==> v25: inputs <==
==> flow/design.v <==
module cordic #(
    parameter data_width = 16,
    parameter iterations = 15
    )(
    input clk,
    input reset_n,
    input logic signed [data_width-1:0] angle,
    input logic signed [data_width-1:0] x_i,
    input logic signed [data_width-1:0] y_i,
    output logic signed [data_width-1:0] cos,
    output logic signed [data_width-1:0] sin,
    input valid_in,
    output logic valid_out
    );
    logic signed [data_width-1:0] atan_table [0:iterations-1];
    assign atan_table[0]  = 'd12867;   
    assign atan_table[1]  = 'd7596;    
    assign atan_table[2]  = 'd4013;    
    assign atan_table[3]  = 'd2037;    
    assign atan_table[4]  = 'd1021;    
    assign atan_table[5]  = 'd511;     
    assign atan_table[6]  = 'd256;     
    assign atan_table[7]  = 'd128;     
    assign atan_table[8]  = 'd64;      
    assign atan_table[9]  = 'd32;      
    assign atan_table[10] = 'd16;      
    assign atan_table[11] = 'd8;       
    assign atan_table[12] = 'd4;       
    assign atan_table[13] = 'd2;       
    assign atan_table[14] = 'd1;       
    logic signed [data_width-1:0] x [0:iterations], y [0:iterations], z [0:iterations];
    logic [$clog2(iterations)-1:0] iteration;
    logic valid_pipe [0:iterations];
    always_ff @(posedge clk or negedge reset_n) begin
        if (!reset_n) begin
            x[0] <= 0;
            y[0] <= 0;
            z[0] <= 0;
            valid_pipe[0] <= 0;
        end else if (valid_in) begin
            case (angle[15:14])
                2'b00: begin
                    x[0] <= x_i;
                    y[0] <= y_i;
                    z[0] <= angle;
                end
                2'b01: begin
                    x[0] <= -y_i;
                    y[0] <= x_i;
                    z[0] <= {2'b00, angle[13:0]};
                end
                2'b10: begin
                    x[0] <= -x_i;
                    y[0] <= -y_i;
                    z[0] <= {2'b11, angle[13:0]};
                end
                2'b11: begin
                    x[0] <= y_i;
                    y[0] <= -x_i;
                    z[0] <= -angle;
                end
            endcase
            valid_pipe[0] <= 1;
        end else begin
            valid_pipe[0] <= 0;
        end
    end
    genvar i;
    generate
        for (i = 0; i < iterations; i = i + 1) begin : cordic_pipeline
            always_ff @(posedge clk or negedge reset_n) begin
                if (!reset_n) begin
                    x[i+1] <= 0;
                    y[i+1] <= 0;
                    z[i+1] <= 0;
                    valid_pipe[i+1] <= 0;
                end else if (valid_pipe[i]) begin
                    if (z[i] < 0) begin
                        x[i+1] <= x[i] + (y[i] >>> i);
                        y[i+1] <= y[i] - (x[i] >>> i);
                        z[i+1] <= z[i] + atan_table[i];
                    end else begin
                        x[i+1] <= x[i] - (y[i] >>> i);
                        y[i+1] <= y[i] + (x[i] >>> i);
                        z[i+1] <= z[i] - atan_table[i];
                    end
                    valid_pipe[i+1] <= 1;
                end else begin
                    valid_pipe[i+1] <= 0;
                end
            end
        end
    endgenerate
    assign cos = x[iterations];
    assign sin = y[iterations];
    assign valid_out = valid_pipe[iterations];
endmodule
==> flow/run.sh <==
#!/bin/bash
# the make line also repeats each setting of config.mk as NAME=value (left out here)
make -C /OpenROAD-flow-scripts/flow DESIGN_CONFIG=/design/flow/config.mk WORK_HOME=/design/flow/orfs CLKGATE_MAP_FILE= finish
==> flow/config.mk <==
export PLATFORM = sky130hd
export DESIGN_NAME = cordic
export DESIGN_NICKNAME = cordic
export VERILOG_FILES = /design/flow/design.v
export SDC_FILE = /design/flow/constraint.sdc
export NUM_CORES = 4
export LEC_CHECK = 0
export ABC_AREA = 1
export CAP_MARGIN = 20
export CORE_MARGIN = 2
export CORE_UTILIZATION = 72
export CTS_CLUSTER_DIAMETER = 371
export CTS_CLUSTER_SIZE = 99
export PLACE_DENSITY = 0.85
export SLEW_MARGIN = 20
export TNS_END_PERCENT = 20
==> flow/constraint.sdc <==
create_clock -name core_clock -period 1.97 [get_ports {clk}]
set_input_delay 0.3940 -clock core_clock [delete_from_list [all_inputs] [get_ports {clk}]]
set_output_delay 0.3940 -clock core_clock [all_outputs]
set_load 0.01 [all_outputs]
==> v16: changes against v25 <==
ABC_AREA = unset   (was 1)
CORE_UTILIZATION = 70   (was 72)
CTS_CLUSTER_DIAMETER = unset   (was 371)
CTS_CLUSTER_SIZE = unset   (was 99)
PLACE_DENSITY = unset   (was 0.85)
SETUP_SLACK_MARGIN = 0.91   (was unset)
TNS_END_PERCENT = unset   (was 20)
==> flow/constraint.sdc (replaced) <==
create_clock -name core_clock -period 3.09 [get_ports {clk}]
set_input_delay 0.6180 -clock core_clock [delete_from_list [all_inputs] [get_ports {clk}]]
set_output_delay 0.6180 -clock core_clock [all_outputs]
set_load 0.01 [all_outputs]
==> results <==
Outcome: v25 aborted with a tool error; v16 aborted with a tool error
Last stage reached: v25 4_1_cts; v16 5_1_grt
Synth cell types: v25 49; v16 87
Horiz. Die Dim: v25 304.7 um; v16 299.0 um
Hpwl dp: v25 193.7 mm; v16 118.0 mm
Yosys aoi share: v25 0.1486; v16 0.1925
Placement-stage cell area: v25 83230 um^2; v16 67860 um^2
Portion of the post-synthesis area used by sequential elements: v25 0.2859; v16 0.3056
Number of rows in the core area: v25 110; v16 108
Number of standard cells reported by yosys: v25 9366; v16 6641
Cell area after synthesis: v25 65120 um^2; v16 60920 um^2
Simple-gate portion of the synthesized area: v25 0.2811; v16 0.1108
Yosys adder share: v25 0.1501; v16 0.1605
Area of the chip: v25 92860 um^2; v16 89400 um^2
Cell count after placement: v25 12340; v16 8205
Area of the core: v25 89870 um^2; v16 86480 um^2
FP Core Util: v25 0.7245; v16 0.7044
Proportion of synthesized area in mux cells: v25 0; v16 0.09107
Cells after synthesis: v25 9366; v16 6641
Avg Synthesized Cell Area: v25 6.952 um^2; v16 9.173 um^2
Yosys synthesis chip area: v25 65120 um^2; v16 60920 um^2
RD Place Congestion: v25 1.038; v16 0.9380
Number of nets at floorplan: v25 10170; v16 7447


==> garnet <==
Starts from the design.v that is shown in full above.
Settings: LEC_CHECK=0, CAP_MARGIN=20, CORE_MARGIN=2, CORE_UTILIZATION=70, CTS_CLUSTER_DIAMETER=28, SETUP_SLACK_MARGIN=0.9, SLEW_MARGIN=20; clock period 3.09 ns.
run.sh (not shown) runs the stock make flow with config.mk's settings and CLKGATE_MAP_FILE=.
==> inputs of maple, as changes to garnet <==
--- a/flow/config.mk
+++ b/flow/config.mk
@@ -9,5 +9,4 @@
 export CORE_MARGIN = 2
-export CORE_UTILIZATION = 70
-export CTS_CLUSTER_DIAMETER = 28
-export SETUP_SLACK_MARGIN = 0.9
+export CORE_UTILIZATION = 71
+export CTS_CLUSTER_SIZE = 14
 export SLEW_MARGIN = 20
==> flow/constraint.sdc (replaced) <==
create_clock -name core_clock -period 2.58 [get_ports {clk}]
set_input_delay 0.5160 -clock core_clock [delete_from_list [all_inputs] [get_ports {clk}]]
set_output_delay 0.5160 -clock core_clock [all_outputs]
set_load 0.01 [all_outputs]
==> results.toml <==
# implementation run metrics
[place]
dp_worst_setup_slack_ns = -0.201
dp.final_hpwl_mm = 118
placedCellCount = 8205
postPlaceCellArea_um2 = 67900

[clock_network]
ctsLongestPathBuffers = 3
number_of_post_cts_setup_repair_buffers = 242
count_of_clock_tree_sinks = 744
ctsHtreeMaxLevel = 4
cts_hold_buffers = 1
cts_buffers = 185
postCtsResizedCells = 703
clock_tree.root_cell = "clkbuf_16"

[outcome]
stage_where_the_flow_stopped = "global routing (5_1_grt)"
error_message = "[ERROR DPL-0038] Utilization greater than 100%, impossible to legalize"
status = "did not finish"

[synth]
yosys.area.top_type = "dfrtp_1"

[die]
die-height_um = 299
design.core.area_um2 = 86500
floorplan.die_area_um2 = 89400
The numbers above come from garnet.

==> results.toml <==
# implementation run metrics
[outcome]
status = "did not finish"
stage_where_the_flow_stopped = "clock tree synthesis (4_1_cts)"
error_message = "[ERROR DPL-0038] Utilization greater than 100%, impossible to legalize"

[place]
dp_worst_setup_slack_ns = -0.776
gp_congestion = 0.955
dp.final_hpwl_mm = 144
postPlaceCellArea_um2 = 75900
placedCellCount = 9171

[synth]
synth.cellmix.compoundShare_pct = 19.3
post_synth_instance_area_um2 = 60900
yosysWarningCount = 6
top_cell = "dfrtp_1"
yosys.area.top_type = "dfrtp_1"
synth_stat.cells = 6641
synth.mux.area_fraction_pct = 9.11
synth.top_cells.by_count = "dfrtp_1 (744), ha_1 (711), a21oi_1 (654)"

[die]
design.core.area_um2 = 85100
die-height_um = 297
placement_row_count = 107
floorplan.die_area_um2 = 88200
The numbers above come from maple.



==> exp/nickel <==
// cordic: RTL as listed in full above, without the edits since
export LEC_CHECK = 0
export CAP_MARGIN = 20
export CORE_MARGIN = 2
export CORE_UTILIZATION = 66
export SLEW_MARGIN = 20
create_clock -name core_clock -period 3.09 [get_ports {clk}]
==> exp/willow (differences from exp/nickel) <==
- ABC_AREA: default -> 1
- CORE_MARGIN: 2 -> 7
- CORE_UTILIZATION: 66 -> 40
- CTS_CLUSTER_DIAMETER: default -> 369
- MAX_ROUTING_LAYER: default -> met4
==> flow/constraint.sdc (replaced) <==
create_clock -name core_clock -period 4.0 [get_ports {clk}]
set_input_delay 0.8000 -clock core_clock [delete_from_list [all_inputs] [get_ports {clk}]]
set_output_delay 0.8000 -clock core_clock [all_outputs]
set_load 0.01 [all_outputs]
==> exp/raven (differences from exp/nickel) <==
- CORE_UTILIZATION: 66 -> 40
==> flow/constraint.sdc (replaced) <==
create_clock -name core_clock -period 4.0 [get_ports {clk}]
set_input_delay 0.8000 -clock core_clock [delete_from_list [all_inputs] [get_ports {clk}]]
set_output_delay 0.8000 -clock core_clock [all_outputs]
set_load 0.01 [all_outputs]
==> qor.txt <==
Status - finished with violations
Failing Checks - setup timing
Non-CTS buffers - 988
Fin Hold WS - 0.3428 ns
Top routing layer used - met5
Hold_sp - valid_in
Layout Nets - 8323
Total GRT Usage - 33.97%
Slack of the worst reg-to-reg path - -0.26 ns
Finished Layout Cells - 8772
Worst setup margin - -0.2571 ns
Max_slew headroom - 32.34%
Global routing usage on met2 - 57.37%
Area leader share - 30.56%
Slowest stage cell, crit path - dfrtp_1
Num CTS Buffers - 85
Routed WL - 171100 microns
Final setup vio count - 26
Xor+xnor area frac - 10.52%
# the run above: exp/nickel

==> qor.txt <==
Placer congestion estimate - 0.9089
Fin Hold WS - 0.06116 ns
Period utilization - 81.00%
Status - timing/DRC/antenna clean
Layout Nets - 10198
EDFF count, synth - 0
FF/Latch Area - 18620 sq um
Xor+xnor area frac - 5.972%
Finished Layout Cells - 11627
Area leader share - 28.59%
Worst setup margin - 0.7601 ns
Area fraction in full adders, half adders and majority gates - 15.01%
Top routing layer used - met4
Routed WL - 188800 microns
Slack of the worst reg-to-reg path - 0.76 ns
Non-CTS buffers - 149
# the run above: exp/willow

==> qor.txt <==
Routed WL - 149400 microns
Final setup vio count - 0
Status - timing/DRC/antenna clean
Max_slew headroom - 39.64%
Total GRT Usage - 19.14%
Non-CTS buffers - 160
Slack of the worst reg-to-reg path - 0.30 ns
Xor+xnor area frac - 10.52%
Fin Hold WS - 0.05081 ns
Worst setup margin - 0.2960 ns
Area leader share - 30.56%
Global routing usage on met2 - 33.29%
Slowest stage cell, crit path - nor3b_1
# the run above: exp/raven

